File: design/flow/run.sh
#!/bin/bash
# the make line also repeats each setting of config.mk as NAME=value (left out here)
make -C /OpenROAD-flow-scripts/flow DESIGN_CONFIG=/design/flow/config.mk WORK_HOME=/design/flow/orfs CLKGATE_MAP_FILE= finish
File: design/flow/config.mk
export PLATFORM = sky130hd
export DESIGN_NAME = Top_1553B_APB
export DESIGN_NICKNAME = Top_1553B_APB
export VERILOG_FILES = /design/flow/design.v
export SDC_FILE = /design/flow/constraint.sdc
export NUM_CORES = 4
export LEC_CHECK = 0
export CAP_MARGIN = 20
export CORE_MARGIN = 2
export CORE_UTILIZATION = 64
export CTS_CLUSTER_SIZE = 46
export PLACE_DENSITY_LB_ADDON = 0.02
export SETUP_SLACK_MARGIN = 0.66
export SLEW_MARGIN = 20
File: design/flow/constraint.sdc
create_clock -name core_clock -period 2.33 [get_ports {APB_CLK}]
set_input_delay 0.4660 -clock core_clock [delete_from_list [all_inputs] [get_ports {APB_CLK}]]
set_output_delay 0.4660 -clock core_clock [all_outputs]
set_load 0.01 [all_outputs]
File: design/flow/design.v
module fifo_simple #(
  parameter DP = 32,
  parameter DW = 24,
  parameter CUT_READY = 1,
  parameter ZEROOUT_WHENEMPTY = 0
) (
  input               clk,
  input               rst_n,
  input               w_req,
  output              unfull,
  input  [DW-1:0]     data_i,
  input               r_req,
  output              unempty,
  output [DW-1:0]     data_o
);
localparam AW = $clog2(DP);
reg [DW-1:0] mem [0:DP-1];
reg [AW-1:0] wptr;
reg [AW-1:0] rptr;
reg [AW:0]   cnt;
wire do_w = w_req & unfull;
wire do_r = r_req & unempty;
assign unfull  = (cnt != DP);
assign unempty = (cnt != 0);
assign data_o  = (ZEROOUT_WHENEMPTY != 0 && !unempty) ? {DW{1'b0}} : mem[rptr];
always @(posedge clk) begin
  if (do_w)
    mem[wptr] <= data_i;
end
always @(posedge clk) begin
  if (!rst_n) begin
    wptr <= 0;
    rptr <= 0;
    cnt  <= 0;
  end else begin
    if (do_w)
      wptr <= (wptr == DP-1) ? {AW{1'b0}} : wptr + 1'b1;
    if (do_r)
      rptr <= (rptr == DP-1) ? {AW{1'b0}} : rptr + 1'b1;
    case ({do_w, do_r})
      2'b10: cnt <= cnt + 1'b1;
      2'b01: cnt <= cnt - 1'b1;
      default: cnt <= cnt;
    endcase
  end
end
endmodule
module axis_1553_decoder #(
    parameter clock_speed = 20000000,
    parameter sample_rate = 2000000,
    parameter bit_slice_offset = 0,
    parameter invert_data = 0,
    parameter sample_select = 0
  ) 
  (
    input   aclk,
    input   arstn,
    input   parity_set,  
    output reg  [15:0]  m_axis_tdata,
    output reg          m_axis_tvalid,
    output reg  [7:0]   m_axis_tuser,
    input               m_axis_tready,
    input       [1:0]   diff
  );
    localparam integer base_1553_clock_rate = 1000000;
    localparam integer samples_per_mhz = sample_rate / base_1553_clock_rate;
    localparam integer cycles_per_mhz = clock_speed / base_1553_clock_rate;
    localparam integer delay_time = cycles_per_mhz * 4;
    localparam integer samples_to_skip = ((cycles_per_mhz > samples_per_mhz) ? cycles_per_mhz / samples_per_mhz : 0);
    localparam integer round_sample_select = ((sample_select == 0) ? samples_to_skip/2 : sample_select % samples_to_skip);
    localparam integer bit_rate_per_mhz = samples_per_mhz;
    localparam integer round_bit_slice_offset = ((cycles_per_mhz > samples_per_mhz) ? ((bit_slice_offset == 0) ? bit_rate_per_mhz/4 : bit_slice_offset % bit_rate_per_mhz) : 0);
    localparam integer sync_pulse_len = bit_rate_per_mhz * 3;
    localparam integer bits_per_trans = 20;
    localparam integer synth_bits_per_trans = (bits_per_trans*bit_rate_per_mhz);
    localparam diff_wait    = 5'h01;
    localparam data_cap     = 5'h03;
    localparam data_reduce  = 5'h07;
    localparam parity_gen   = 5'h0F;
    localparam trans        = 5'h1F;
    localparam error        = 5'h00;
    localparam [sync_pulse_len-1:0]sync_cmd_stat = {{sync_pulse_len/2{1'b0}}, {sync_pulse_len/2{1'b1}}};
    localparam [sync_pulse_len-1:0]sync_data     = {{sync_pulse_len/2{1'b1}}, {sync_pulse_len/2{1'b0}}};
    localparam cmd_data = 3'b010;
    localparam cmd_cmnd = 3'b100;
    localparam [(bit_rate_per_mhz)-1:0]bit_pattern = {{bit_rate_per_mhz/2{1'b1}}, {bit_rate_per_mhz/2{1'b0}}};
    localparam [synth_bits_per_trans-1:0]synth_clk = {bits_per_trans{bit_pattern}};
    integer bit_slice_index;
    reg [synth_bits_per_trans-1:0] reg_data;
    reg parity_bit;
    reg delay_bit;
    reg [4:0]  state;
    reg [15:0] data;
    reg [7:0]  cmd;
    reg [1:0]  p_diff;
    reg [clogb2(samples_to_skip):0]        skip_counter;
    reg [clogb2(delay_time)-1:0]           pause_counter;
    reg [clogb2(synth_bits_per_trans)-1:0] trans_counter;
    always @(posedge aclk) begin
      if(arstn == 1'b0) begin
        pause_counter <= delay_time-1;
      end else begin
        case (state)
          data_cap, diff_wait: begin
            pause_counter <= delay_time-1;
            if(diff[0] == diff[1]) begin
              pause_counter <= pause_counter - 1;
              if(pause_counter == 0) begin
                pause_counter <= 0;
              end
            end
          end
          default:
            pause_counter <= delay_time-1;
        endcase
      end
    end
    always @(posedge aclk) begin
      if(arstn == 1'b0) begin
        m_axis_tdata  <= 0;
        m_axis_tvalid <= 0;
        m_axis_tuser  <= 0;
      end else begin
        m_axis_tdata <= m_axis_tdata;
        m_axis_tvalid<= m_axis_tvalid;
        m_axis_tuser <= m_axis_tuser;
        case (state)
                  trans: begin
            m_axis_tdata  <= data;
            m_axis_tuser  <= cmd;
            m_axis_tvalid <= 1'b1;
          end
                          default: begin
            if(m_axis_tready == 1'b1) begin
              m_axis_tdata  <= 0;
              m_axis_tvalid <= 0;
              m_axis_tuser  <= 0;
            end
          end
          endcase
      end
    end
    always @(posedge aclk) begin
      if(arstn == 1'b0) begin
        state           <= error;
        data            <= 0;
        cmd             <= 0;
        parity_bit      <= 0;
        delay_bit       <= 0;
            end else begin
        case (state)
          diff_wait: begin
            state <= diff_wait;
            cmd           <= 0;
            data          <= 0;
            parity_bit    <= 0;
            delay_bit     <= 0;
            if(pause_counter == 0) begin
              delay_bit <= 1'b1;
            end
            if((diff[0] ^ diff[1]) && (skip_counter == 0)) begin
              state <= data_cap;
            end
          end
          data_cap: begin
            state <= data_cap;
                                if(trans_counter == 0) begin
              if(reg_data[synth_bits_per_trans-1:synth_bits_per_trans-sync_pulse_len] == sync_cmd_stat) begin
                state <= data_reduce;
                cmd[7:5] <= cmd_cmnd;
              end
              if(reg_data[synth_bits_per_trans-1:synth_bits_per_trans-sync_pulse_len] == sync_data) begin
                state <= data_reduce;
                cmd[7:5] <= cmd_data;
              end
            end
                      if(pause_counter == 0) begin
              state <= diff_wait;
              cmd   <= 0;
            end
          end
          data_reduce: begin
            state <= parity_gen;
            for(bit_slice_index = 0; bit_slice_index < 16; bit_slice_index = bit_slice_index + 1) begin
              data[bit_slice_index] <= (invert_data > 0 ? ~reg_data[bit_rate_per_mhz*(bit_slice_index+1)+round_bit_slice_offset] : reg_data[bit_rate_per_mhz*(bit_slice_index+1)+round_bit_slice_offset]);
            end
            parity_bit <= (invert_data > 0 ? ~reg_data[round_bit_slice_offset] : reg_data[round_bit_slice_offset]);
            cmd[1] <= (invert_data > 0 ? 1'b1 : 1'b0);
            cmd[2] <= delay_bit;
          end
          parity_gen: begin
            state <= trans;
            cmd[0] <= ~(~(^data) ^ parity_bit ^ parity_set);
          end
          trans:
            state <= diff_wait;
          default:
            state <= diff_wait;
        endcase
      end
    end
    always @(posedge aclk) begin
      if(arstn == 1'b0) begin
        p_diff        <= 2'b11;
        skip_counter  <= 0;
      end else begin
        p_diff <= diff;
        case (state)
          diff_wait, data_cap: begin
            skip_counter <= (samples_to_skip == 0 ? 0 : (skip_counter + 1) % samples_to_skip);          if((state == diff_wait) && (diff[0] == diff[1])) begin
              skip_counter <= skip_counter;
            end
            if((pause_counter == 0) && (diff[0] == diff[1])) begin
              skip_counter <= 0;
            end
            if((p_diff[0] == 0) && (diff[0] == 1)) begin
              skip_counter <= 0;
            end
            if((p_diff[1] == 0) && (diff[1] == 1)) begin
              skip_counter <= 0;
            end
          end
          error: begin
            p_diff        <= 2'b11;
            skip_counter  <= 0;
          end
          default: begin
            skip_counter <= (samples_to_skip == 0 ? 0 : (skip_counter + 1) % samples_to_skip);
          end
        endcase
      end
    end
      always @(posedge aclk) begin
      if(arstn == 1'b0) begin
        reg_data      <= synth_clk;
        trans_counter <= synth_bits_per_trans-1;
      end else begin
        case (state)
                  data_cap: begin
            if(skip_counter == round_sample_select) begin
              reg_data <= {reg_data[synth_bits_per_trans-2:0], p_diff[0]};
              trans_counter <= trans_counter - 1;
            end
            if((pause_counter == 0) && (diff[0] == diff[1])) begin
              reg_data <= synth_clk;
            end
            if(trans_counter == 0) begin
              trans_counter <= 0;
            end
          end
          trans: begin
            reg_data      <= synth_clk;
            trans_counter <= synth_bits_per_trans-1;
          end
          error: begin
            reg_data      <= synth_clk;
            trans_counter <= synth_bits_per_trans-1;
          end
          default: begin
            trans_counter <= synth_bits_per_trans-1;
          end
        endcase
      end
    end
    function integer clogb2;
      input [31:0] value;
      begin
          value = value - 1;
          for (clogb2 = 0; value > 0; clogb2 = clogb2 + 1) begin
              value = value >> 1;
          end
      end
    endfunction
endmodule
module axis_1553_encoder #(
    parameter clock_speed = 2000000,
    parameter sample_rate = 2000000
) 
(
    input aclk,
    input arstn,
    input parity_set,  
    input   [15:0]  s_axis_tdata,
    input           s_axis_tvalid,
    input   [7:0]   s_axis_tuser,
    output          s_axis_tready,
    output  reg [1:0]   diff,
    output  reg         en_diff
);
    localparam integer base_1553_clock_rate = 1000000;
    localparam integer samples_per_mhz = sample_rate / base_1553_clock_rate;
    localparam integer cycles_per_mhz = clock_speed / base_1553_clock_rate;
    localparam integer samples_to_skip = ((cycles_per_mhz > samples_per_mhz) ? cycles_per_mhz / samples_per_mhz - 1 : 0); 
    localparam integer bit_rate_per_mhz = samples_per_mhz;
    localparam integer delay_time = cycles_per_mhz * 4;
    localparam integer sync_pulse_len = bit_rate_per_mhz * 3;
    localparam integer bits_per_trans = 20;
    localparam integer synth_bits_per_trans = (bits_per_trans*bit_rate_per_mhz);
    localparam [(bit_rate_per_mhz)-1:0]bit_pattern = {{bit_rate_per_mhz/2{1'b1}}, {bit_rate_per_mhz/2{1'b0}}};
    localparam [synth_bits_per_trans-1:0]synth_clk = {bits_per_trans{bit_pattern}};
    localparam data_cap     = 3'd1;
    localparam data_invert  = 3'd2;
    localparam parity_gen   = 3'd3;
    localparam process_data = 4;
    localparam pause_ck     = 3'd5;
    localparam trans        = 3'd6;
    localparam error        = 3'd0;
    localparam [sync_pulse_len-1:0]sync_cmd_stat = {{sync_pulse_len/2{1'b0}}, {sync_pulse_len/2{1'b1}}};
    localparam [sync_pulse_len-1:0]sync_data     = {{sync_pulse_len/2{1'b1}}, {sync_pulse_len/2{1'b0}}};
    localparam cmd_data = 3'b010;
    localparam cmd_cmnd = 3'b100;
    localparam enable_diff_output = 1'b1;
    integer xor_index;
    integer cycle_index;
    reg [synth_bits_per_trans-1:0]reg_data;
    reg parity_bit;
    reg [2:0]  state;
    reg [15:0] data;
    reg [15:0] r_data;
    reg [7:0]  cmd;
    reg [clogb2(samples_to_skip):0]         skip_counter;
    reg [clogb2(delay_time)-1:0]            pause_counter;
    reg [clogb2(synth_bits_per_trans)-1:0]  trans_counter;
    reg [clogb2(synth_bits_per_trans)-1:0]  prev_trans_counter;
    assign s_axis_tready = (state == data_cap ? arstn : 0);
    always @(posedge aclk) begin
      if(arstn == 1'b0) begin
        pause_counter <= delay_time-1;
      end else begin
        case (state)
          trans:
            pause_counter <= delay_time-1;
          default: begin
            pause_counter <= pause_counter - 1;
            if(pause_counter == 0) begin
              pause_counter <= 0;
            end
          end
        endcase
      end
    end
    always @(posedge aclk) begin
      if(arstn == 1'b0) begin
        data        <= 0;
        cmd         <= 0;
      end else begin
        case (state)
          data_cap: begin
            if(s_axis_tvalid == 1'b1) begin
              data <= s_axis_tdata;
              cmd  <= s_axis_tuser;
            end
          end
          trans: begin
            data <= 0;
            cmd  <= 0;
          end
          default:begin
            data <= data;
            cmd  <= cmd;
          end
        endcase
      end
    end
    always @(posedge aclk) begin
      if(arstn == 1'b0) begin
        state       <= error;
        parity_bit  <= 0;
        reg_data    <= synth_clk;
      end else begin
        case (state)
          data_cap: begin
            state <= data_cap;
            reg_data <= synth_clk;
            parity_bit <= 0;
            r_data     <= 0;
            if(s_axis_tvalid == 1'b1) begin
              state <= data_invert;
            end
          end
          data_invert: begin
            state <= parity_gen;
            r_data <= data;
            if(cmd[1] == 1'b1) begin
              r_data <= ~data;
            end
          end
          parity_gen: begin
            state <= process_data;
            parity_bit <= (^r_data) ^ parity_set;
          end
          process_data: begin
            state <= pause_ck;
            if(cmd[2] == 1'b0) begin
                state <= trans;
            end
            case (cmd[7:5])
              cmd_data:
                reg_data[synth_bits_per_trans-1:synth_bits_per_trans-sync_pulse_len] <= sync_data;
              cmd_cmnd:
                reg_data[synth_bits_per_trans-1:synth_bits_per_trans-sync_pulse_len] <= sync_cmd_stat;
              default:
                reg_data[synth_bits_per_trans-1:synth_bits_per_trans-sync_pulse_len] <= 0;
            endcase
            reg_data[bit_rate_per_mhz-1:0] <= reg_data[bit_rate_per_mhz-1:0] ^ {bit_rate_per_mhz{parity_bit}} ^ {bit_rate_per_mhz{cmd[0]}};
            for(xor_index = 0; xor_index < 16; xor_index = xor_index + 1) begin
              for(cycle_index = (bit_rate_per_mhz*xor_index)+(bit_rate_per_mhz); cycle_index < (bit_rate_per_mhz*xor_index)+(bit_rate_per_mhz*2); cycle_index = cycle_index + 1)
                reg_data[cycle_index] <= reg_data[cycle_index] ^ r_data[xor_index];
            end
          end
          pause_ck: begin
            state <= pause_ck;
            if(pause_counter == 0) begin
              state <= trans;
            end
          end
          trans: begin
            state <= trans;
            if((trans_counter == 0) && (prev_trans_counter == 0) && (skip_counter == samples_to_skip)) begin
              state <= data_cap;
            end
          end
          default:
            state <= data_cap;
        endcase
      end
    end
    always @(posedge aclk) begin
      if(arstn == 1'b0) begin
        diff                <= 0;
        en_diff             <= ~enable_diff_output;
        trans_counter       <= synth_bits_per_trans-1;
        prev_trans_counter  <= synth_bits_per_trans-1;
      end 
      else begin
        prev_trans_counter <= trans_counter;
        case (state)
          trans: begin
            skip_counter <= skip_counter + 1;
            en_diff <= enable_diff_output;
            diff[0] <= reg_data[trans_counter];
            diff[1] <= ~reg_data[trans_counter];
            if(skip_counter == samples_to_skip) begin
              trans_counter <= trans_counter - 1;
              skip_counter <= 0;
            end
                      if(trans_counter == 0) begin
              trans_counter <= 0;
            end
          end
          default: begin
                      diff                <= 0;
            skip_counter        <= 0;
            en_diff             <= ~enable_diff_output;
            trans_counter       <= synth_bits_per_trans-1;
            prev_trans_counter  <= synth_bits_per_trans-1;
          end
          endcase
      end
    end
    function integer clogb2;
      input [31:0] value;
      begin
          value = value - 1;
          for (clogb2 = 0; value > 0; clogb2 = clogb2 + 1) begin
              value = value >> 1;
          end
      end
    endfunction
endmodule
module Core_1553B
(
  input clk,
  input rst_n,
  input parity_set,
  input  r_fifo_rd,
  output r_fifo_unempty,
  output [23:0] r_fifo_data,
  input  w_fifo_wd,
  output w_fifo_unfull,
  input  [23:0] w_fifo_data,
  input  [1:0] rx_1553,
  output [1:0] tx_1553,
  output en_tx_1553
);
wire [15:0]   m1553_decoder_data;
wire          m1553_decoder_valid;
wire [ 7:0]   m1553_decoder_user;
wire          m1553_decoder_ready;
wire [15:0]   m1553_encoder_data;
wire          m1553_encoder_valid;
wire [ 7:0]   m1553_encoder_user;
wire          m1553_encoder_ready;
axis_1553_decoder mil1553_decoder (
  .aclk(clk),
  .arstn(rst_n),
  .parity_set   (parity_set),
  .m_axis_tdata(m1553_decoder_data),
  .m_axis_tvalid(m1553_decoder_valid),
  .m_axis_tuser(m1553_decoder_user),
  .m_axis_tready(m1553_decoder_ready),
  .diff(rx_1553)
);
fifo_simple #(
  .DP           (32),
  .DW           (16+8),
  .CUT_READY    (1),
  .ZEROOUT_WHENEMPTY  (0)
) decoder_fifo (
  .clk        (clk),
  .rst_n      (rst_n),
  .w_req      (m1553_decoder_valid),
  .unfull     (m1553_decoder_ready),
  .data_i     ({m1553_decoder_user, m1553_decoder_data}),
  .r_req      (r_fifo_rd),
  .unempty    (r_fifo_unempty),
  .data_o     (r_fifo_data)
);
axis_1553_encoder mil1553_encoder (
  .aclk(clk),
  .arstn(rst_n),
  .parity_set   (parity_set),
  .s_axis_tdata(m1553_encoder_data),
  .s_axis_tvalid(m1553_encoder_valid),
  .s_axis_tuser(m1553_encoder_user),
  .s_axis_tready(m1553_encoder_ready),
  .diff(tx_1553),
  .en_diff(en_tx_1553)
);
fifo_simple #(
  .DP           (32),
  .DW           (16+8),
  .CUT_READY    (1),
  .ZEROOUT_WHENEMPTY  (0)
) encoder_fifo (
  .clk        (clk),
  .rst_n      (rst_n),
  .w_req      (w_fifo_wd),
  .unfull     (w_fifo_unfull),
  .data_i     (w_fifo_data),
  .r_req      (m1553_encoder_ready),
  .unempty    (m1553_encoder_valid),
  .data_o     ({m1553_encoder_user, m1553_encoder_data})
);
endmodule
module APB_Slave_Interface#(
    parameter DATAWIDTH = 32,
    parameter REGSNUM = 8
)(
    APB_CLK,
    APB_RESETn,
    APB_RDATA,
    APB_READY,
    APB_SLVERR,
    APB_STRB,
    APB_PROT,
    APB_ADDR,
    APB_ENABLE,
    APB_WRITE,
    APB_WDATA,
    APB_SEL,
    RegsDataOut,
    RegsDataIn,
    beWrdOut,
    beReadOut,
    RegsAddrOut
);
function integer clogb2( 
    input integer data
);
begin
    if(data == 0)
        clogb2 = 1;
    else if(data != 0)
        for(clogb2 = 0; data > 0;clogb2 = clogb2 + 1)
            data = data >> 1;
end
endfunction
localparam REGS_ADDRWIDTH = clogb2(REGSNUM-1);
localparam ADDR_LSB = (DATAWIDTH/32) + 1;
localparam APB_STRB_WIDTH = (DATAWIDTH<=32) ? 4 : 8;
input                               APB_CLK;
input                               APB_RESETn;
output       [DATAWIDTH-1 : 0]      APB_RDATA;
output                              APB_READY;
output                              APB_SLVERR;
input wire  [APB_STRB_WIDTH-1 : 0]  APB_STRB;
input wire  [2 : 0]                 APB_PROT;
input wire                          APB_ENABLE;
input wire                          APB_WRITE;
input wire  [DATAWIDTH-1 : 0]       APB_WDATA;
input wire  [DATAWIDTH-1 : 0]       APB_ADDR;
input wire                          APB_SEL;
output wire [DATAWIDTH*REGSNUM-1 : 0]  RegsDataOut;
input wire  [DATAWIDTH*REGSNUM-1 : 0]  RegsDataIn;
output reg                              beWrdOut;
output reg                              beReadOut;
output reg  [REGS_ADDRWIDTH-1 : 0]      RegsAddrOut;
wire        [REGS_ADDRWIDTH-1 : 0]      regsAddr;
assign regsAddr = APB_ADDR[REGS_ADDRWIDTH+ADDR_LSB-1 : ADDR_LSB];
reg [DATAWIDTH-1 : 0] APB_RDATA_R;
reg APB_READY_R;
reg APB_SLVERR_R;
assign APB_RDATA = APB_RDATA_R;
assign APB_READY = APB_READY_R;
assign APB_SLVERR = APB_SLVERR_R;
reg [DATAWIDTH-1 : 0] DeviceRegs [REGSNUM-1 : 0];
wire [DATAWIDTH-1:0] DeviceRegs_r [REGSNUM-1 : 0];
genvar i;
generate
    for(i=0; i<REGSNUM; i = i+1) begin: link_regs
        assign RegsDataOut[(i+1)*DATAWIDTH-1 : i*DATAWIDTH] = DeviceRegs[i];
        assign DeviceRegs_r[i] = RegsDataIn[(i+1)*DATAWIDTH-1 : i*DATAWIDTH];
    end
endgenerate
localparam First  = 2'd0;
localparam Second = 2'd1;
localparam Third  = 2'd2;
reg [1 : 0] APBState;
integer k;
always @(posedge APB_CLK or negedge APB_RESETn )
begin
    if (!APB_RESETn) begin
        APBState <= First;
        APB_RDATA_R <= 0;
        APB_READY_R <= 0;
        APB_SLVERR_R <= 0;
        RegsAddrOut <= 0;
        beWrdOut <= 0;
        beReadOut <= 0;
        for(k=0; k<REGSNUM; k=k+1)begin
            DeviceRegs[k] <= 0;
        end
    end
    else begin
        case(APBState)
            First: begin
                if(APB_SEL && (regsAddr < REGSNUM)) begin
                    RegsAddrOut <= regsAddr;
                    APBState <= Second;
                end
            end
            Second: begin
                if(APB_ENABLE) begin
                    if(APB_WRITE) begin
                        beWrdOut <= 1;
                        DeviceRegs[regsAddr] <= APB_WDATA;
                    end
                    else begin
                        beReadOut <= 1;
                        APB_RDATA_R <= DeviceRegs_r[RegsAddrOut];
                    end
                    APB_READY_R <= 1;
                    APB_SLVERR_R <= 0;
                    APBState <= Third;
                end
            end
            Third: begin
                APB_READY_R <= 0;
                APB_SLVERR_R <= 0;
                beWrdOut <= 0;
                beReadOut <= 0;
                APBState <= First;
            end
            default: APBState <= First;
        endcase
    end
end
endmodule
module Top_1553B_APB
(
  APB_CLK,
  APB_RESETn,
  APB_RDATA,
  APB_READY,
  APB_SLVERR,
  APB_STRB,
  APB_PROT, 
  APB_ADDR,
  APB_ENABLE,
  APB_WRITE,
  APB_WDATA,
  APB_SEL,
  rx0_1553,
  tx0_1553,
  tx0_en,
  rx1_1553,
  tx1_1553,
  tx1_en
);
localparam DATAWIDTH = 32;
localparam APB_STRB_WIDTH = 8;
localparam REGSNUM = 8;
localparam REGS_ADDRWIDTH = 3;
input                               APB_CLK;
input                               APB_RESETn;
output [DATAWIDTH-1 : 0]            APB_RDATA;
output                              APB_READY;
output                              APB_SLVERR;
input  [APB_STRB_WIDTH-1 : 0]       APB_STRB;
input  [2 : 0]                      APB_PROT;
input  [DATAWIDTH-1 : 0]            APB_ADDR;
input                               APB_ENABLE;
input                               APB_WRITE;
input  [DATAWIDTH-1 : 0]            APB_WDATA;
input                               APB_SEL;
input     [1:0] rx0_1553;
output    [1:0] tx0_1553;
output    tx0_en;
input     [1:0] rx1_1553;
output    [1:0] tx1_1553;
output    tx1_en;
wire [DATAWIDTH*REGSNUM-1 : 0]    RegsDataOut;
wire [DATAWIDTH*REGSNUM-1 : 0]    RegsDataIn;
wire                              beWrdOut;
wire                              beReadOut;
wire [REGS_ADDRWIDTH-1 : 0]       RegsAddrOut;
APB_Slave_Interface#(
    .DATAWIDTH  (DATAWIDTH),
    .REGSNUM    (REGSNUM)
)APB_Inter_inst(
    .APB_CLK(APB_CLK),
    .APB_RESETn(APB_RESETn),
    .APB_RDATA(APB_RDATA),
    .APB_READY(APB_READY),
    .APB_SLVERR(APB_SLVERR),
    .APB_STRB(APB_STRB),
    .APB_PROT(APB_PROT), 
    .APB_ADDR(APB_ADDR),
    .APB_ENABLE(APB_ENABLE),
    .APB_WRITE(APB_WRITE),
    .APB_WDATA(APB_WDATA),
    .APB_SEL(APB_SEL),
    .RegsDataOut (RegsDataOut),
    .RegsDataIn  (RegsDataIn),
    .beWrdOut    (beWrdOut),
    .beReadOut   (beReadOut),
    .RegsAddrOut (RegsAddrOut)
);
wire [DATAWIDTH-1:0] rxreg_one_read;
assign RegsDataIn[3*DATAWIDTH-1 : 2*DATAWIDTH]= rxreg_one_read;
wire rxreg_one_read_sel = beReadOut & (RegsAddrOut == 2);
assign rxreg_one_read[30:24] = 0;
wire [DATAWIDTH-1:0] txreg_one_write = RegsDataOut[4*DATAWIDTH-1 : 3*DATAWIDTH];
wire txreg_one_write_sel = beWrdOut & (RegsAddrOut == 3);
wire [DATAWIDTH-1:0] txreg_one_read;
assign RegsDataIn[4*DATAWIDTH-1 : 3*DATAWIDTH] = txreg_one_read;
assign txreg_one_read[31:1] = 0;
assign RegsDataIn[2*DATAWIDTH-1 : 0] = 0;
assign RegsDataIn[DATAWIDTH*REGSNUM-1 : 4*DATAWIDTH] = 0;
assign tx1_1553 = 2'b00;
assign tx1_en = 1'b0;
Core_1553B CoreOne_inst
(
  .clk              (APB_CLK),
  .rst_n            (APB_RESETn),
  .parity_set       (1'b0),
  .r_fifo_rd        (rxreg_one_read_sel),
  .r_fifo_unempty   (rxreg_one_read[31]),
  .r_fifo_data      (rxreg_one_read[23:0]),
  .w_fifo_wd        (txreg_one_write_sel),
  .w_fifo_unfull    (txreg_one_read[0]),
  .w_fifo_data      (txreg_one_write[23:0]),
  .rx_1553          (rx0_1553),
  .tx_1553          (tx0_1553),
  .en_tx_1553       (tx0_en)
);
endmodule
==> notes.md, run 1 <==
Notes on the flow run.

- Counting the buffers created by CTS gives 162.
- Of all cell types, the one taking the most synthesized area is edfxtp_1.
- For the completed layout, the total cell area is recorded as 80400 µm².
- The longest clock path from root to sink contains 3 buffers.
- RePlAce ended its routability-driven mode at a weighted congestion of 0.826.
- The total chip power is 63.4 mW, for reference.
- The via count of the first global-routing pass is 36.9k.
- By area the synthesized netlist is led by edfxtp_1 64%, mux4_2 15%, dfxtp_1 7.2%, dfrtp_1 1.9%, nor2_1 1.2%.
- Sorting the synthesized cells by how often they occur yields 1393 x edfxtp_1, 431 x mux4_2, 236 x dfxtp_1.
- The mapped netlist covers 65900 µm².
- The vertical die size is 325 µm, for reference.
- The fraction of the yosys area taken by sequential cells is 72.7%, for reference.
- The maximum resistive drop on vdd is 0.000862 V, for reference.
- In the final design database the tool counted 4140 nets.
- Looking at the max-slew report, the worst-margin pin has a slew of 1.01 ns.
- The flow ran to the end, but the layout failed its checks.
- In this run switching power makes up 21.3% of total power.
- The leakage component of the power is 26.7 nW, for reference.
- Per the CTS log, the root buffer master is clkbuf_16.
- The critical path buffer and inverter count is 1, for reference.
- In the floorplan report the effective utilization is 64.6%.
- Per the post-route antenna check, the number of violating nets is 0.
- Cell internal power was estimated by the tool at 49.9 mW.
- After detailed placement, the total cell area comes to 71600 µm².
- Walking the critical path from launch to capture passes 12 cell instances.
- After layout, the minimum clock period comes to 2.63 ns.
- Detailed placement ended at an HPWL of 91400 µm.
- Between the synthesized netlist and the finished layout, the area growth was recorded as 22.1%.
- The synthesized flop and latch total is 1681, for reference.
- Per report_power, the top consumer among the power groups is registers.
- The overall routing resource usage is 31.4%, for reference.
- The kind of launch point of the worst setup path is a flip-flop, for reference.
- The number of cell instances after yosys synthesis is 3522, for reference.
- The worst-case reg-to-reg path depth is 12, for reference.
- The main kind of combinational logic by area is multiplexers, for reference.
- Buffers placed on the I/O ports in this run total 56.
- The wire length recorded after detailed routing is 166000 µm.
- For this run, design rule violations remaining after detail routing come to 0.
- Of the total power, combinational logic draws 5.5%.
- The flow reports power dissipated in combinational cells as 3.46 mW.
- Yosys reports that the leading cell type by area covers 63.5% of the netlist area.
- The data arrival time reported for the critical path is 3.33 ns.
- The iteration-0 DRC count of the detailed router is 4257, for reference.
- The script logs the mean routed wire length per placed instance as 30.2 µm.
- After detailed routing, the number of vias per cell comes to 6.51.
- The number of cells traversed by the worst hold path is 3, for reference.
- The worst-path maximum fanout is 2, for reference.
- The number of antenna repair diodes is 0, for reference.
- The async set-reset flop share out of synthesis is 3.09%, for reference.
- The number of antenna violations at the first check in global routing came to 1.
- The most frequent cell after synthesis is edfxtp_1, for reference.
- Max-cap violations in this run came to 0.
- Entering global routing, the biggest net connects 80 pins.
- Setup repair after global routing could not meet its margin everywhere.
- The proportion of power drawn by flip-flops and latches is 53.6%, for reference.
- In this run the tightest slew margin relative to its limit is 32.5%.
- Power attributed to sequential cells is 34.0 mW.
- In this run the power spent charging and discharging nets is 13.5 mW.
- The synthesized netlist handed to floorplanning was reported with a cell count of 3522.
- The maximum single-stage delay on the critical path is 0.34 ns, for reference.
- Once routing completed, OpenROAD measured the worst setup slack at -0.302 ns.
- Per the detail_route report, the via count comes to 35.9k.
- For the worst reg-to-reg path, the startpoint reported by OpenROAD is CoreOne_inst.decoder_fifo.cnt[4].
- The worst register-to-register path has a setup slack of -0.30 ns.
- The number of logged tool warnings is 97, for reference.
- According to the report, the first pass of detailed routing completed in 6 iterations.
- The number of sinks on the clock net is 1681, for reference.
- Pins over their slew limit in the final report were tallied at 0.
- The setup-violating endpoint count in the final report is 30, for reference.
- A clean result was blocked by negative setup slack.
- The floorplan has 117 rows.
- STA puts the critical path data required time at 3.03 ns.
- The number of flops mapped to enable cells by yosys is 1393, for reference.
- The chip occupies 105000 µm².
- The fmax is 380 MHz, for reference.
- The simple-gate share of the synthesized area is 4.68%, for reference.
- The most critical setup path has its startpoint at CoreOne_inst.decoder_fifo.cnt[4].
- The clock latency at the later pin of the worst-skew pair is 0.77 ns, for reference.
- Summed over the clock group, the power is 26.0 mW.
- In this run the number of H-tree levels came out at 4.
- The area recorded from the Yosys report for this design is 65900 µm².
- The number of standard cells in the final layout excluding fillers is 5513, for reference.
- For the worst min-delay path, the startpoint reported by OpenROAD is APB_RESETn.
- Summing the areas of all xor and xnor instances in the mapped netlist gives 1.64% of the synthesized area.
- The share of the core filled with cells is 78.9%, for reference.
- The worst hold path endpoint is CoreOne_inst.mil1553_encoder.state[5], for reference.
- The clock tree from TritonCTS is built, for reference.
- Looking at the worst setup and hold paths, the clock pins of their registers show a slew of 0.06 ns.
- The final clock skew is 0.0266 ns, for reference.
- Per the synth stats, the flop cell with the highest instance count is edfxtp_1.
- The number of fill cells is 5237, for reference.
- The worst setup path is captured at a flip-flop.
- Of the total power, the clock network draws 41.0%.
- The total power divided by cell area is 788 nW/µm², for reference.
- Per STA, the worst path is made up of nor4_4 > nand2_1 > o211ai_1 > inv_1 > ha_4 > ha_4 > a21o_1 > a21oi_2 > o21bai_1 > a21oi_1 > mux2i_1 > mux2i_1.
- For the final routed database, the setup TNS stands at -2.08 ns.
- The type recorded for the worst min-delay path is input port to flip-flop.
- The area inside the core boundary is 102000 µm², for reference.
- 124 I/O pins were placed.
- The top cell family by delay on the critical path is AND-OR/OR-AND gates, for reference.
- The synthesized-area fraction occupied by ao, oa, aoi and oai cells is 2.53%, for reference.
- The first-pass GRT wire length is 240000 µm, for reference.
- The area fraction in mux cells is 16.0%, for reference.
- The total number of yosys warnings is 77, for reference.
- The critical path ends at CoreOne_inst.decoder_fifo.cnt[5].
- The slowest stage of the critical path belongs to the cell dfxtp_2.
- The tightest hold margin is 0.0488 ns, for reference.
- The setup slack after placement is -0.405 ns, for reference.
- According to the floorplan report, the die width is 325 µm.
- In the final report, the number of hold violations comes to 0.
- A synthesized cell averages 18.7 µm².
- In the Yosys stats the netlist draws on 76 distinct library cells.
- After layout, the worst path uses 113% of the clock period.
- The critical register-to-register path endpoint is CoreOne_inst.decoder_fifo.cnt[5], for reference.
- Summed over all layers, the global routing overflow is 0.
- The classification of the worst setup path is flip-flop to flip-flop, for reference.
- The cell count after placement is 5072, for reference.
- The synthesized netlist devotes 0.802% of its cell area to adder and majority cells.
routing by layer:
layer	vias up	global-route usage (%)	routed length, µm
li1	15000	-	-
met1	18700	40.0	59200
met2	1755	55.1	88700
met3	356	4.91	12100
met4	0	11.2	6360
met5	-	0	0
timing repair:
item                        CTS  global route
cloned                       30            11
setup endpoints to repair  1566          1594
pin swaps                    46            92
hold buffers                  1             0
hold endpoints to repair     17             0
gates resized               261           175
buffers inserted             62            43
cell type report:
| class | count | area (µm²) | area share [%] |
|---|---|---|---|
| clock inverter | 77 | 718 | 0.893 |
| inverter | 46 | 204 | 0.254 |
| tap | 1368 | 1710 | 2.13 |
| multi-input combinational | 1613 | 18600 | 23.1 |
| sequential | 1681 | 47900 | 59.6 |
| clock buffer | 217 | 4480 | 5.57 |
| timing repair buffer | 511 | 6770 | 8.42 |
==> run 2: changes to the inputs <==
Settings changed: CELL_PAD_IN_SITES_DETAIL_PLACEMENT set to 1, CELL_PAD_IN_SITES_GLOBAL_PLACEMENT set to 2, CORE_UTILIZATION 64 to 40, CTS_CLUSTER_DIAMETER set to 336, CTS_CLUSTER_SIZE 46 to unset, PLACE_DENSITY_LB_ADDON 0.02 to unset, SETUP_SLACK_MARGIN 0.66 to -0.38.
Clock period 2.33 ns to 10.0 ns, I/O delays scaled along.
==> notes.md, run 2 <==
Notes on the flow run.

- The number of instances resized during post-cts repair is 0 (was 261), for reference.
- The async set-reset flop share out of synthesis is 3.09% (unchanged), for reference.
- The classification of the worst setup path was flip-flop to flip-flop (unchanged).
- The aggregate negative setup slack came to 0 ns (was -2.08 ns).
- The via count of the first global-routing pass is 35.8k (was 36.9k), for reference.
- The clock share of power is 43.7% (was 41.0%), for reference.
- The number of logged tool warnings is 94 (was 97).
- The internal power contribution was 11.6 mW (was 49.9 mW).
- The number of antenna violations at the first check in global routing was 3 (was 1).
- The slew at the pin closest to its max-slew limit is 1.06 ns (was 1.01 ns).
- Top cells by area, synth: edfxtp_1 64%, mux4_2 15%, dfxtp_1 7.2%, dfrtp_1 1.9%, nor2_1 1.2% (unchanged).
- The port buffer count is 56 (unchanged), for reference.
- The final layout net count is 3792 (was 4140), for reference.
- The worst-case reg-to-reg path depth is 6 (was 12).
- The synthesized area per cell is 18.7 µm² (unchanged), for reference.
- The number of flops mapped to enable cells by yosys was 1393 (unchanged).
- The worst-path maximum fanout is 54 (was 2), for reference.
- The number of sinks on the clock net is 1681 (unchanged), for reference.
- Worst-path cell chain: buf_4 > buf_4 > mux4_2 > mux4_2 > mux2i_1 > o21ai_1 (was nor4_4 > nand2_1 > o211ai_1 > inv_1 > ha_4 > ha_4 > a21o_1 > a21oi_2 > o21bai_1 > a21oi_1 > mux2i_1 > mux2i_1).
- The number of placement rows was 148 (was 117).
- The critical register-to-register path endpoint is CoreOne_inst.mil1553_encoder.data[7] (was CoreOne_inst.decoder_fifo.cnt[5]), for reference.
- The proportion of power drawn by flip-flops and latches is 53.3% (was 53.6%).
- The number of cells traversed by the worst hold path is 2 (was 3).
- The combinational share of power came to 3.0% (was 5.5%).
- The main kind of combinational logic by area is multiplexers (unchanged).
- The switching power is 3.16 mW (was 13.5 mW), for reference.
- The switching part of the total power was 21.3% (about the same).
- The area fraction in mux cells was 16.0% (unchanged).
- The detailed-route wire length is 165000 µm (was 166000 µm).
- The final tally of max-slew violations is 0 (unchanged), for reference.
- The overall routing resource usage came to 19.9% (was 31.4%).
- The power in sequential cells is 7.89 mW (was 34.0 mW), for reference.
- The final clock skew is 0.0301 ns (was 0.0266 ns).
- The worst hold path endpoint is CoreOne_inst.mil1553_encoder.data[11] (was CoreOne_inst.mil1553_encoder.state[5]).
- The level count of the clock H-tree is 4 (unchanged), for reference.
- The cell at the slowest stage of the critical path was buf_4 (was dfxtp_2).
- The number of fill cells is 15.0k (was 5237), for reference.
- The adder and majority gate portion of the synthesized area is 0.802% (unchanged), for reference.
- The global routing met3 resource utilization is 3.30% (was 4.91%), for reference.
- The vertical die size is 410 µm (was 325 µm).
- The share of the core filled with cells is 45.9% (was 78.9%), for reference.
- The number of cell instances after yosys synthesis was 3522 (unchanged).
- The global routing met1 resource utilization is 25.8% (was 40.0%), for reference.
- The starting utilization of the core area is 40.4% (was 64.6%), for reference.
- The area fraction of the dominant cell type after synthesis is 63.5% (unchanged).
- The most congested layer reported by global routing is met2 (unchanged), for reference.
- The die width is 410 µm (was 325 µm).
- The count of cell instances traversed by the critical path was 6 (was 12).
- The area of all sequential standard cells is 47900 µm² (about the same), for reference.
- The deepest clock path buffer count was 3 (unchanged).
- The buffer type at the clock tree root is clkbuf_16 (unchanged).
- The routability congestion estimate from global placement was 0.738 (was 0.826).
- The number of hold buffers added after cts is 0 (was 1).
- The first-pass GRT wire length came to 244000 µm (was 240000 µm).
- Most common library cells after synthesis: 1393 x edfxtp_1, 431 x mux4_2, 236 x dfxtp_1 (unchanged).
- The total number of yosys warnings is 77 (unchanged), for reference.
- The post-detailed-placement half-perimeter wirelength is 95200 µm (was 91400 µm), for reference.
- The largest net degree at the start of global routing is 99 (was 80).
- The placed instance area is 69200 µm² (was 71600 µm²), for reference.
- The clock tree from TritonCTS is built (unchanged), for reference.
- The total congestion overflow is 0 (unchanged).
- The post-route standard cell area excluding fillers is 75000 µm² (was 80400 µm²), for reference.
- The most used flip-flop cell after synthesis is edfxtp_1 (unchanged), for reference.
- The start point of the worst min-delay path is CoreOne_inst.mil1553_encoder.data[11] (was APB_RESETn), for reference.
- The unique cell type count in the Yosys netlist is 76 (unchanged).
- The post-detailed-route wirelength per cell is 27.5 µm (was 30.2 µm).
- The clock slew seen by the registers of the worst setup and hold paths is 0.06 ns (about the same), for reference.
- The number of antenna repair diodes is 0 (unchanged), for reference.
- The iteration-0 DRC count of the detailed router is 2525 (was 4257).
- The total iterations of the first detailed-routing run came to 7 (was 6).
- Status: no timing/DRC/antenna violations (was finished with violations).
- The synthesized-area fraction occupied by ao, oa, aoi and oai cells is 2.53% (unchanged), for reference.
- Unrepaired setup endpoints after global routing: false (was true).
- The required arrival time at the worst endpoint is 10.65 ns (was 3.03 ns), for reference.
- The kind of launch point of the worst setup path is a flip-flop (unchanged).
- The worst relative slew slack came to 29.4% (was 32.5%).
- The class of the most critical hold timing path is flip-flop to flip-flop (was input port to flip-flop), for reference.
- The DRC violation count after routing is 0 (unchanged), for reference.
- The number of max-capacitance violations reported came to 0 (unchanged).
- The clock distribution power is 6.47 mW (was 26.0 mW), for reference.
- The setup-violating endpoint count in the final report came to 0 (was 30).
- The total number of vias is 33.0k (was 35.9k), for reference.
- The global routing met2 resource utilization is 34.7% (was 55.1%).
- The via density per instance is 5.50 (was 6.51), for reference.
- The final-report hold violation count is 0 (unchanged), for reference.
- The type of element capturing the critical path is a flip-flop (unchanged), for reference.
- The post-synth design cell area is 65900 µm² (unchanged), for reference.
- The maximum single-stage delay on the critical path came to 0.80 ns (was 0.34 ns).
- The top cell family by delay on the critical path is multiplexers (was AND-OR/OR-AND gates).
- The post-synthesis share of cell area spent on xor and xnor gates is 1.64% (unchanged), for reference.
- The power in combinational cells is 0.439 mW, for reference.
- The remaining number of nets flagged by the antenna check after routing was 0 (unchanged).
- The post-synthesis instance total came to 3522 (unchanged).
- The area inside the core boundary is 163000 µm² (was 102000 µm²), for reference.
- The slack of the worst reg-to-reg path is 5.82 ns (was -0.30 ns).
- The time the final worst path needs with I/O delays and setup is 4.18 ns (was 2.63 ns), for reference.
- The number of top-level pins is 124 (unchanged), for reference.
- The clock latency at the later pin of the worst-skew pair came to 0.81 ns (was 0.77 ns).
- The simple-gate share of the synthesized area is 4.68% (unchanged), for reference.
- The leakage component of the power was 23.4 nW (was 26.7 nW).
- The maximum resistive drop on vdd is 0.000192 V (was 0.000862 V), for reference.
- The ratio of final minimum period to clock period is 41.8% (was 113%).
- The main power-consuming group is registers (unchanged), for reference.
- The library cell with the largest summed area after synthesis is edfxtp_1 (unchanged).
- The area enclosed by the die boundary is 168000 µm² (was 105000 µm²).
- The critical path buffer and inverter count is 2 (was 1).
- The total power divided by cell area was 197 nW/µm² (was 788 nW/µm²).
- The synthesized flop and latch total is 1681 (unchanged), for reference.
- The arrival time at the worst endpoint was 4.84 ns (was 3.33 ns).
- The fraction of the yosys area taken by sequential cells came to 72.7% (unchanged).
- The post-CTS setup buffer count is 0 (was 62), for reference.
- The critical path capture point is CoreOne_inst.mil1553_encoder.data[7] (was CoreOne_inst.decoder_fifo.cnt[5]).
- The area of the multi-input gates came to 17200 µm² (was 18600 µm²).
- The most frequent cell after synthesis is edfxtp_1 (unchanged), for reference.
- The fmax came to 239 MHz (was 380 MHz).
- The layout overhead on the synthesized area is 13.8% (was 22.1%).
- The summed standard-cell area reported by yosys is 65900 µm² (unchanged), for reference.
- The number of buffers inserted during clock tree synthesis is 181 (was 162), for reference.
## run 2: final cells by class
cell class,instances,area share (%)
repair buffers,147,1.68
flip-flops and latches,1681,63.9
clock buffers,260,6.74
clock inverters,75,0.881
well taps,2175,3.63
multi-input cells,1610,22.9
inverters,46,0.232
## run 2: metal layers
layer | share of wire, % | up-vias
met2 | 52 | 656
met1 | 42 | 17800
li1 | - | 14300
met4 | 2.3 | 2
met5 | 0.0079 | -
met3 | 4.4 | 243
## run 2: per-stage QoR
stage / cells / hold slack (ns) / setup WS, ns / power [mW]
floorplan: 3536 / 0.432 / 5.52 / 8.26
global placement: 5658 / 0.455 / 5.08 / 8.46
detailed placement: 5658 / 0.460 / 5.08 / 8.49
CTS: 5993 / 0.471 / 5.75 / 15.0
global route: 5994 / 0.493 / 5.58 / 15.3
finish: 5994 / 0.470 / 5.82 / 14.8
==> run 3: changes to the inputs <==
Settings changed: CELL_PAD_IN_SITES_DETAIL_PLACEMENT 1 to unset, CELL_PAD_IN_SITES_GLOBAL_PLACEMENT 2 to unset, CORE_UTILIZATION 40 to 72, CTS_CLUSTER_DIAMETER 336 to unset, SETUP_SLACK_MARGIN -0.38 to unset.
Clock period 10.0 ns to 2.97 ns, I/O delays scaled along.
==> notes.md, run 3 <==
Notes on the flow run.

- Status: no timing/DRC/antenna violations (unchanged).
- The classification of the worst setup path is flip-flop to flip-flop (unchanged), for reference.
- The post-detailed-placement half-perimeter wirelength is 87000 µm (was 95200 µm), for reference.
- The largest net degree at the start of global routing was 129 (was 99).
- The die width is 306 µm (was 410 µm).
- The iteration-0 DRC count of the detailed router was 4654 (was 2525).
- The slack of the worst reg-to-reg path is 0.18 ns (was 5.82 ns), for reference.
- The kind of launch point of the worst setup path is a flip-flop (unchanged), for reference.
- The cell at the slowest stage of the critical path is nor2_2 (was buf_4).
- The vertical die size is 306 µm (was 410 µm), for reference.
- The slew at the pin closest to its max-slew limit is 1.15 ns (was 1.06 ns), for reference.
- The combinational share of power was 4.0% (was 3.0%).
- The tightest hold margin came to 0.451 ns (was 0.470 ns).
- The synthesized flop and latch total was 1681 (unchanged).
- The post-synthesis share of cell area spent on xor and xnor gates is 1.64% (unchanged), for reference.
- The adder and majority gate portion of the synthesized area is 0.802% (unchanged), for reference.
- The power in sequential cells is 26.7 mW (was 7.89 mW).
- The most used flip-flop cell after synthesis is edfxtp_1 (unchanged), for reference.
- The number of antenna violations at the first check in global routing is 0 (was 3).
- The via count of the first global-routing pass came to 37.4k (was 35.8k).
- The maximum single-stage delay on the critical path is 0.94 ns (was 0.80 ns), for reference.
- The area fraction in mux cells was 16.0% (unchanged).
- The time the final worst path needs with I/O delays and setup came to 2.79 ns (was 4.18 ns).
- The final layout net count was 3870 (was 3792).
- The total number of vias was 35.5k (was 33.0k).
- The unique cell type count in the Yosys netlist was 76 (unchanged).
- The number of sinks on the clock net is 1681 (unchanged), for reference.
- The number of flops mapped to enable cells by yosys is 1393 (unchanged), for reference.
- The number of max-capacitance violations reported came to 0 (unchanged).
- The worst-path maximum fanout is 12 (was 54), for reference.
- The clock share of power is 41.6% (was 43.7%).
- The clock distribution power is 20.4 mW (was 6.47 mW), for reference.
- The number of placement rows is 110 (was 148), for reference.
- The via density per instance was 7.02 (was 5.50).
- The detailed-route wire length came to 165000 µm (about the same).
- The clock latency at the later pin of the worst-skew pair is 0.77 ns (was 0.81 ns).
- The layout overhead on the synthesized area is 12.8% (was 13.8%), for reference.
- The leakage component of the power came to 24.3 nW (was 23.4 nW).
- The starting utilization of the core area is 72.9% (was 40.4%), for reference.
- The power in combinational cells is 1.94 mW (was 0.439 mW).
- The first-pass GRT wire length came to 245000 µm (was 244000 µm).
- The simple-gate share of the synthesized area is 4.68% (unchanged), for reference.
- The deepest clock path buffer count was 3 (unchanged).
- The main kind of combinational logic by area was multiplexers (unchanged).
- The critical path buffer and inverter count is 2 (unchanged).
- The arrival time at the worst endpoint is 3.24 ns (was 4.84 ns), for reference.
- The number of fill cells is 3963 (was 15.0k).
- The synthesized-area fraction occupied by ao, oa, aoi and oai cells is 2.53% (unchanged), for reference.
- The remaining number of nets flagged by the antenna check after routing is 0 (unchanged), for reference.
- The class of the most critical hold timing path is input port to flip-flop (was flip-flop to flip-flop), for reference.
- The proportion of power drawn by flip-flops and latches is 54.5% (was 53.3%), for reference.
- The most frequent cell after synthesis was edfxtp_1 (unchanged).
- The critical register-to-register path endpoint is CoreOne_inst.decoder_fifo.mem[17][1] (was CoreOne_inst.mil1553_encoder.data[7]), for reference.
- The level count of the clock H-tree is 4 (unchanged), for reference.
- The type of element capturing the critical path is a flip-flop (unchanged), for reference.
- The total congestion overflow is 0 (unchanged), for reference.
- The number of antenna repair diodes is 0 (unchanged), for reference.
- The post-synthesis instance total is 3522 (unchanged), for reference.
- The critical path starts at CoreOne_inst.decoder_fifo.cnt[4].
- The number of cells traversed by the worst hold path is 2 (unchanged), for reference.
- The number of cell instances after yosys synthesis came to 3522 (unchanged).
- The number of buffers inserted during clock tree synthesis is 161 (was 181).
- Top cells by area, synth: edfxtp_1 64%, mux4_2 15%, dfxtp_1 7.2%, dfrtp_1 1.9%, nor2_1 1.2% (unchanged).
- The final tally of max-slew violations was 0 (unchanged).
- The start point of the worst min-delay path is APB_WDATA[8] (was CoreOne_inst.mil1553_encoder.data[11]), for reference.
- The overall routing resource usage is 36.3% (was 19.9%).
- The async set-reset flop share out of synthesis was 3.09% (unchanged).
- The number of logged tool warnings came to 100 (was 94).
- The clock tree from TritonCTS is built (unchanged), for reference.
- The maximum resistive drop on vdd is 0.000929 V (was 0.000192 V), for reference.
- The total power divided by cell area is 659 nW/µm² (was 197 nW/µm²), for reference.
- The port buffer count is 56 (unchanged), for reference.
- The count of cell instances traversed by the critical path is 7 (was 6).
- The number of top-level pins came to 124 (unchanged).
- The worst relative slew slack is 23.1% (was 29.4%), for reference.
- Unrepaired setup endpoints after global routing: false (unchanged).
- The post-route standard cell area excluding fillers is 74300 µm² (was 75000 µm²).
- The area enclosed by the die boundary was 93900 µm² (was 168000 µm²).
- The clock slew seen by the registers of the worst setup and hold paths is 0.06 ns (about the same).
- The summed standard-cell area reported by yosys came to 65900 µm² (unchanged).
- The post-synth design cell area came to 65900 µm² (unchanged).
- The routability congestion estimate from global placement is 0.805 (was 0.738).
- The critical path capture point is CoreOne_inst.decoder_fifo.mem[17][1] (was CoreOne_inst.mil1553_encoder.data[7]), for reference.
- The switching part of the total power is 22.1% (was 21.3%), for reference.
- The cell that appears most often on the critical path is buf_4.
- The final-report hold violation count is 0 (unchanged), for reference.
- The placed instance area came to 69000 µm² (was 69200 µm²).
- The library cell with the largest summed area after synthesis was edfxtp_1 (unchanged).
- The area inside the core boundary came to 90300 µm² (was 163000 µm²).
- The area fraction of the dominant cell type after synthesis came to 63.5% (unchanged).
- The total number of yosys warnings was 77 (unchanged).
- The final clock skew came to 0.0325 ns (was 0.0301 ns).
- The internal power contribution is 38.2 mW (was 11.6 mW).
- The required arrival time at the worst endpoint is 3.42 ns (was 10.65 ns), for reference.
- The ratio of final minimum period to clock period is 93.8% (was 41.8%).
- The synthesized area per cell is 18.7 µm² (unchanged).
- Worst-path cell chain: nor4_4 > nand3_1 > and2_1 > buf_4 > nand2_1 > nor2_2 > buf_4 (was buf_4 > buf_4 > mux4_2 > mux4_2 > mux2i_1 > o21ai_1).
- The DRC violation count after routing is 0 (unchanged), for reference.
- For the worst reg-to-reg path, the startpoint reported by OpenROAD is CoreOne_inst.decoder_fifo.cnt[4].
- The fraction of the yosys area taken by sequential cells is 72.7% (unchanged).
- The switching power is 10.8 mW (was 3.16 mW).
- The total iterations of the first detailed-routing run came to 6 (was 7).
- The worst-case reg-to-reg path depth is 7 (was 6), for reference.
- The worst hold path endpoint is APB_Inter_inst.DeviceRegs[3][8] (was CoreOne_inst.mil1553_encoder.data[11]), for reference.
- The main power-consuming group is registers (unchanged).
- The buffer type at the clock tree root was clkbuf_16 (unchanged).
- The top cell family by delay on the critical path is simple AND/OR/NAND/NOR gates (was multiplexers), for reference.
- The setup-violating endpoint count in the final report is 0 (unchanged), for reference.
- The fmax is 359 MHz (was 239 MHz), for reference.
- The post-detailed-route wirelength per cell is 32.7 µm (was 27.5 µm), for reference.
- Most common library cells after synthesis: 1393 x edfxtp_1, 431 x mux4_2, 236 x dfxtp_1 (unchanged).
==> run 3: repair_timing <==
| action | 4_1_cts | 5_1_grt |
|---|---|---|
| setup buffers | 0 | 3 |
| gates resized | 2 | 11 |
| endpoints found under the setup margin | 2 | 4 |
| endpoints found under the hold margin | 18 | 0 |
| hold buffers | 1 | 0 |
| pin swaps | 0 | 3 |
==> run 3: stage by stage <==
| step | std cells | utilization [%] | TNS [ns] | total power [mW] | worst slack [ns] |
|---|---|---|---|---|---|
| floorplan | 3536 | - | -0.0571 | 28.0 | -0.0571 |
| global placement | 4754 | 76.5 | 0 | 28.9 | 0.0965 |
| detailed placement | 4754 | 76.5 | -0.0410 | 29.0 | -0.0410 |
| CTS | 5051 | 82.2 | 0 | 49.0 | 0.0291 |
| global route | 5054 | 82.3 | 0 | 50.0 | 0.0138 |
| finish | 5054 | 82.3 | 0 | 49.0 | 0.184 |
==> run 3: area by class of cell <==
cell class	count	area [µm²]	share of cell area [%]
sequential	1681	47900	64.5
clock inverter	78	638	0.859
multi-input combinational	1610	17200	23.1
tap	1176	1470	1.98
inverter	46	173	0.232
clock buffer	218	4510	6.07
timing repair buffer	245	2420	3.26
==> run 3: per-layer routing <==
metal / vias up / track usage (%) / part of all wire, %
li1: 14400 / - / -
met1: 18200 / 46.1 / 34
met2: 2340 / 61.7 / 52
met3: 527 / 6.71 / 9.1
met4: 0 / 17.1 / 5.3
met5: - / 0 / 0
==> run 4: changes to the inputs <==
Settings changed: CORE_UTILIZATION 72 to 64.
Clock period 2.97 ns to 4.54 ns, I/O delays scaled along.
==> notes.md, run 4 <==
Notes on the flow run.

- Status: no timing/DRC/antenna violations (unchanged).
- The number of buffers inserted during clock tree synthesis is 165 (was 161), for reference.
- The count of cell instances traversed by the critical path is 12 (was 7).
- The setup-violating endpoint count in the final report is 0 (unchanged), for reference.
- The DRC violation count after routing came to 0 (unchanged).
- Top cells by area, synth: edfxtp_1 64%, mux4_2 15%, dfxtp_1 7.2%, dfrtp_1 1.9%, nor2_1 1.2% (unchanged).
- The number of logged tool warnings is 96 (was 100).
- The total iterations of the first detailed-routing run is 8 (was 6), for reference.
- The time the final worst path needs with I/O delays and setup is 3.65 ns (was 2.79 ns).
- The number of max-capacitance violations reported is 0 (unchanged), for reference.
- The number of cell instances after yosys synthesis is 3522 (unchanged), for reference.
- Unrepaired setup endpoints after global routing: false (unchanged).
- The layout overhead on the synthesized area is 12.1% (was 12.8%), for reference.
- The clock distribution power is 13.4 mW (was 20.4 mW), for reference.
- The switching power is 6.57 mW (was 10.8 mW), for reference.
- The library cell with the largest summed area after synthesis is edfxtp_1 (unchanged).
- The leakage component of the power was 23.9 nW (was 24.3 nW).
- The adder and majority gate portion of the synthesized area is 0.802% (unchanged).
- The switching part of the total power is 20.6% (was 22.1%), for reference.
- The post-detailed-route wirelength per cell is 27.4 µm (was 32.7 µm), for reference.
- The total power divided by cell area came to 433 nW/µm² (was 659 nW/µm²).
- The critical path capture point was CoreOne_inst.encoder_fifo.cnt[5] (was CoreOne_inst.decoder_fifo.mem[17][1]).
- The area inside the core boundary is 102000 µm² (was 90300 µm²), for reference.
- The slack of the worst reg-to-reg path is 0.89 ns (was 0.18 ns), for reference.
- The starting utilization of the core area came to 64.6% (was 72.9%).
- The number of placement rows came to 117 (was 110).
- Worst-path cell chain: nand3b_1 > a31oi_1 > and2_1 > clkinv_1 > ha_1 > ha_1 > a21o_1 > a21oi_1 > o21bai_1 > a21oi_1 > mux2i_1 > mux2i_1 (was nor4_4 > nand3_1 > and2_1 > buf_4 > nand2_1 > nor2_2 > buf_4).
- The combinational share of power came to 3.6% (was 4.0%).
- The clock latency at the later pin of the worst-skew pair came to 0.77 ns (about the same).
- The top cell family by delay on the critical path is AND-OR/OR-AND gates (was simple AND/OR/NAND/NOR gates).
- The fraction of the yosys area taken by sequential cells is 72.7% (unchanged).
- The detailed-route wire length is 142000 µm (was 165000 µm), for reference.
- The via density per instance is 6.40 (was 7.02).
- The slew at the pin closest to its max-slew limit is 1.04 ns (was 1.15 ns).
- The summed standard-cell area reported by yosys is 65900 µm² (unchanged), for reference.
- The type of element capturing the critical path was a flip-flop (unchanged).
- The synthesized area per cell is 18.7 µm² (unchanged), for reference.
- The worst-case reg-to-reg path depth is 12 (was 7).
- The number of hold buffers added after cts is 0 (was 1), for reference.
- The number of flops mapped to enable cells by yosys is 1393 (unchanged), for reference.
- The post-CTS setup buffer count is 0 (unchanged), for reference.
- The post-synthesis instance total is 3522 (unchanged), for reference.
- The die width came to 325 µm (was 306 µm).
- The async set-reset flop share out of synthesis is 3.09% (unchanged).
- The classification of the worst setup path is flip-flop to flip-flop (unchanged).
- The aggregate negative setup slack is 0 ns (unchanged), for reference.
- The class of the most critical hold timing path was input port to async pin (was input port to flip-flop).
- The number of instances resized during post-cts repair is 0 (was 2), for reference.
- The port buffer count is 56 (unchanged).
- The overall routing resource usage came to 27.5% (was 36.3%).
- The total number of vias came to 33.1k (was 35.5k).
- The most frequent cell after synthesis is edfxtp_1 (unchanged).
- The main kind of combinational logic by area is multiplexers (unchanged).
- The critical path buffer and inverter count is 1 (was 2), for reference.
- The final layout net count came to 3793 (was 3870).
- Most common library cells after synthesis: 1393 x edfxtp_1, 431 x mux4_2, 236 x dfxtp_1 (unchanged).
- The deepest clock path buffer count came to 3 (unchanged).
- The number of antenna violations at the first check in global routing came to 0 (unchanged).
- The main power-consuming group is registers (unchanged), for reference.
- The iteration-0 DRC count of the detailed router is 3189 (was 4654), for reference.
- The post-synthesis share of cell area spent on xor and xnor gates is 1.64% (unchanged).
- The startpoint of the most critical setup path is APB_Inter_inst.RegsAddrOut[2] (was CoreOne_inst.decoder_fifo.cnt[4]).
- The final clock skew came to 0.0233 ns (was 0.0325 ns).
- The origin of the critical flop-to-flop path is APB_Inter_inst.RegsAddrOut[2] (was CoreOne_inst.decoder_fifo.cnt[4]), for reference.
- The via count of the first global-routing pass was 33.9k (was 37.4k).
- The vertical die size is 325 µm (was 306 µm).
- The most used flip-flop cell after synthesis is edfxtp_1 (unchanged).
- The placed instance area is 68400 µm² (was 69000 µm²), for reference.
- The required arrival time at the worst endpoint is 5.24 ns (was 3.42 ns), for reference.
- The simple-gate share of the synthesized area came to 4.68% (unchanged).
- The number of sinks on the clock net is 1681 (unchanged).
- The number of fill cells was 6163 (was 3963).
- The maximum single-stage delay on the critical path was 0.40 ns (was 0.94 ns).
- The area enclosed by the die boundary is 105000 µm² (was 93900 µm²), for reference.
- The post-detailed-placement half-perimeter wirelength is 83700 µm (was 87000 µm).
- The share of the core filled with cells is 72.4% (was 82.3%).
- The worst relative slew slack is 30.3% (was 23.1%), for reference.
- The worst-path maximum fanout is 9 (was 12), for reference.
- The level count of the clock H-tree is 4 (unchanged), for reference.
- The synthesized flop and latch total came to 1681 (unchanged).
- The cell at the slowest stage of the critical path was ha_1 (was nor2_2).
- The remaining number of nets flagged by the antenna check after routing was 0 (unchanged).
- The internal power contribution was 25.4 mW (was 38.2 mW).
- The arrival time at the worst endpoint came to 4.35 ns (was 3.24 ns).
- The ratio of final minimum period to clock period is 80.5% (was 93.8%).
- The total chip power was 31.9 mW (was 49.0 mW).
- The critical register-to-register path endpoint is CoreOne_inst.encoder_fifo.cnt[5] (was CoreOne_inst.decoder_fifo.mem[17][1]), for reference.
- The total congestion overflow came to 0 (unchanged).
- The fmax came to 274 MHz (was 359 MHz).
- The buffer type at the clock tree root is clkbuf_16 (unchanged).
- The clock slew seen by the registers of the worst setup and hold paths is 0.06 ns (about the same), for reference.
- The first-pass GRT wire length came to 214000 µm (was 245000 µm).
- The synthesized-area fraction occupied by ao, oa, aoi and oai cells is 2.53% (unchanged), for reference.
- The power in sequential cells is 17.4 mW (was 26.7 mW), for reference.
- The area fraction in mux cells came to 16.0% (unchanged).
- The largest net degree at the start of global routing is 96 (was 129), for reference.
- The post-synth design cell area came to 65900 µm² (unchanged).
- The number of top-level pins came to 124 (unchanged).
- The final tally of max-slew violations came to 0 (unchanged).
- The total number of yosys warnings is 77 (unchanged), for reference.
- The power in combinational cells is 1.16 mW (was 1.94 mW), for reference.
- The clock share of power came to 41.8% (was 41.6%).
- The clock tree from TritonCTS is built (unchanged).
- The area fraction of the dominant cell type after synthesis is 63.5% (unchanged), for reference.
- The final-report hold violation count was 0 (unchanged).
- The proportion of power drawn by flip-flops and latches was 54.6% (was 54.5%).
- The unique cell type count in the Yosys netlist was 76 (unchanged).
- The post-route standard cell area excluding fillers is 73800 µm² (was 74300 µm²), for reference.
- The maximum resistive drop on vdd is 0.000416 V (was 0.000929 V), for reference.
- The routability congestion estimate from global placement is 0.809 (was 0.805), for reference.
- The number of antenna repair diodes came to 0 (unchanged).
- The kind of launch point of the worst setup path is a flip-flop (unchanged), for reference.
[run 4: layer usage]
metal  GRT usage, %  vias up  part of all wire (%)
li1               -    14300                     -
met1           36.6    17500                    39
met2           47.1     1094                    52
met3           4.08      232                   5.9
met4           9.28        0                   3.1
met5              0        -                     0
[run 4: layout make-up]
cell class | instances | area, µm² | share of cell area [%]
Clock buffer | 238 | 4760 | 6.45
Clock inverter | 65 | 588 | 0.797
Inverter | 46 | 173 | 0.234
Multi-Input combinational cell | 1610 | 17100 | 23.2
Sequential cell | 1681 | 47900 | 64.9
Tap cell | 1368 | 1710 | 2.32
Timing Repair Buffer | 164 | 1530 | 2.07
[run 4: metrics by stage]
step / cells / worst slack, ns / hold slack, ns
global placement: 4866 / 0.979 / 0.448
CTS: 5170 / 0.937 / 0.130
detailed placement: 4867 / 0.914 / 0.456
floorplan: 3536 / 1.15 / 0.432
global route: 5172 / 0.665 / 0.158
finish: 5172 / 0.885 / 0.161
==> run 5: changes to the inputs <==
Settings changed: ABC_AREA set to 0, CELL_PAD_IN_SITES_DETAIL_PLACEMENT set to 0, CORE_UTILIZATION 64 to 72, CTS_CLUSTER_SIZE set to 20, GPL_ROUTABILITY_DRIVEN set to 0, GPL_TIMING_DRIVEN set to 1, MAX_ROUTING_LAYER set to met5, MIN_ROUTING_LAYER set to met1, PLACE_DENSITY_LB_ADDON set to 0.03, SETUP_SLACK_MARGIN set to 0.69.
Clock period 4.54 ns to 2.33 ns, I/O delays scaled along.
==> notes.md, run 5 <==
Notes on the physical implementation.

- Status: stopped before the end (was no timing/DRC/antenna violations).
- The last stage the flow got to is clock tree synthesis, for reference.
- The first error in the log reads "[ERROR DPL-0033] detailed placement checks failed during check placement".
- The number of top-level pins is 124 (unchanged).
- The number of flops mapped to enable cells by yosys is 1393 (unchanged), for reference.
- The area enclosed by the die boundary is 93900 µm² (was 105000 µm²).
- The area fraction of the dominant cell type after synthesis is 63.5% (unchanged), for reference.
- The area inside the core boundary was 90300 µm² (was 102000 µm²).
- The synthesized flop and latch total was 1681 (unchanged).
- The synthesized-area fraction occupied by ao, oa, aoi and oai cells came to 2.53% (unchanged).
- The post-synthesis share of cell area spent on xor and xnor gates came to 1.64% (unchanged).
- The setup slack after placement is -0.322 ns (was 0.914 ns).
- The library cell with the largest summed area after synthesis is edfxtp_1 (unchanged).
- The total number of yosys warnings is 77 (unchanged), for reference.
- The starting utilization of the core area is 72.9% (was 64.6%).
- The adder and majority gate portion of the synthesized area is 0.802% (unchanged), for reference.
- The vertical die size is 306 µm (was 325 µm).
- The most used flip-flop cell after synthesis is edfxtp_1 (unchanged).
- Top cells by area, synth: edfxtp_1 64%, mux4_2 15%, dfxtp_1 7.2%, dfrtp_1 1.9%, nor2_1 1.2% (unchanged).
- The fraction of the yosys area taken by sequential cells is 72.7% (unchanged).
- Most common library cells after synthesis: 1393 x edfxtp_1, 431 x mux4_2, 236 x dfxtp_1 (unchanged).
- The async set-reset flop share out of synthesis came to 3.09% (unchanged).
- The unique cell type count in the Yosys netlist is 76 (unchanged), for reference.
- The number of placement rows is 110 (was 117).
- The port buffer count was 56 (unchanged).
- The post-synthesis instance total is 3522 (unchanged), for reference.
- The post-detailed-placement half-perimeter wirelength is 91800 µm (was 83700 µm), for reference.
- The number of cell instances after yosys synthesis is 3522 (unchanged).
- The area fraction in mux cells came to 16.0% (unchanged).
- The cell count after placement is 4849 (was 4867), for reference.
- The post-synth design cell area came to 65900 µm² (unchanged).
- The synthesized area per cell is 18.7 µm² (unchanged).
- The summed standard-cell area reported by yosys is 65900 µm² (unchanged).
- The simple-gate share of the synthesized area is 4.68% (unchanged), for reference.
- The most frequent cell after synthesis is edfxtp_1 (unchanged), for reference.
- The die width is 306 µm (was 325 µm), for reference.
- The main kind of combinational logic by area was multiplexers (unchanged).
[run 5: metrics by stage]
| step | setup TNS, ns | hold slack, ns | cell area (µm²) |
|---|---|---|---|
| floorplan | -19.42 | 0.170 | 66500 |
| global placement | -5.23 | 0.444 | 71200 |
| detailed placement | -8.99 | 0.452 | 71200 |
No activity file was given, so power comes from the tool's default toggle rates.
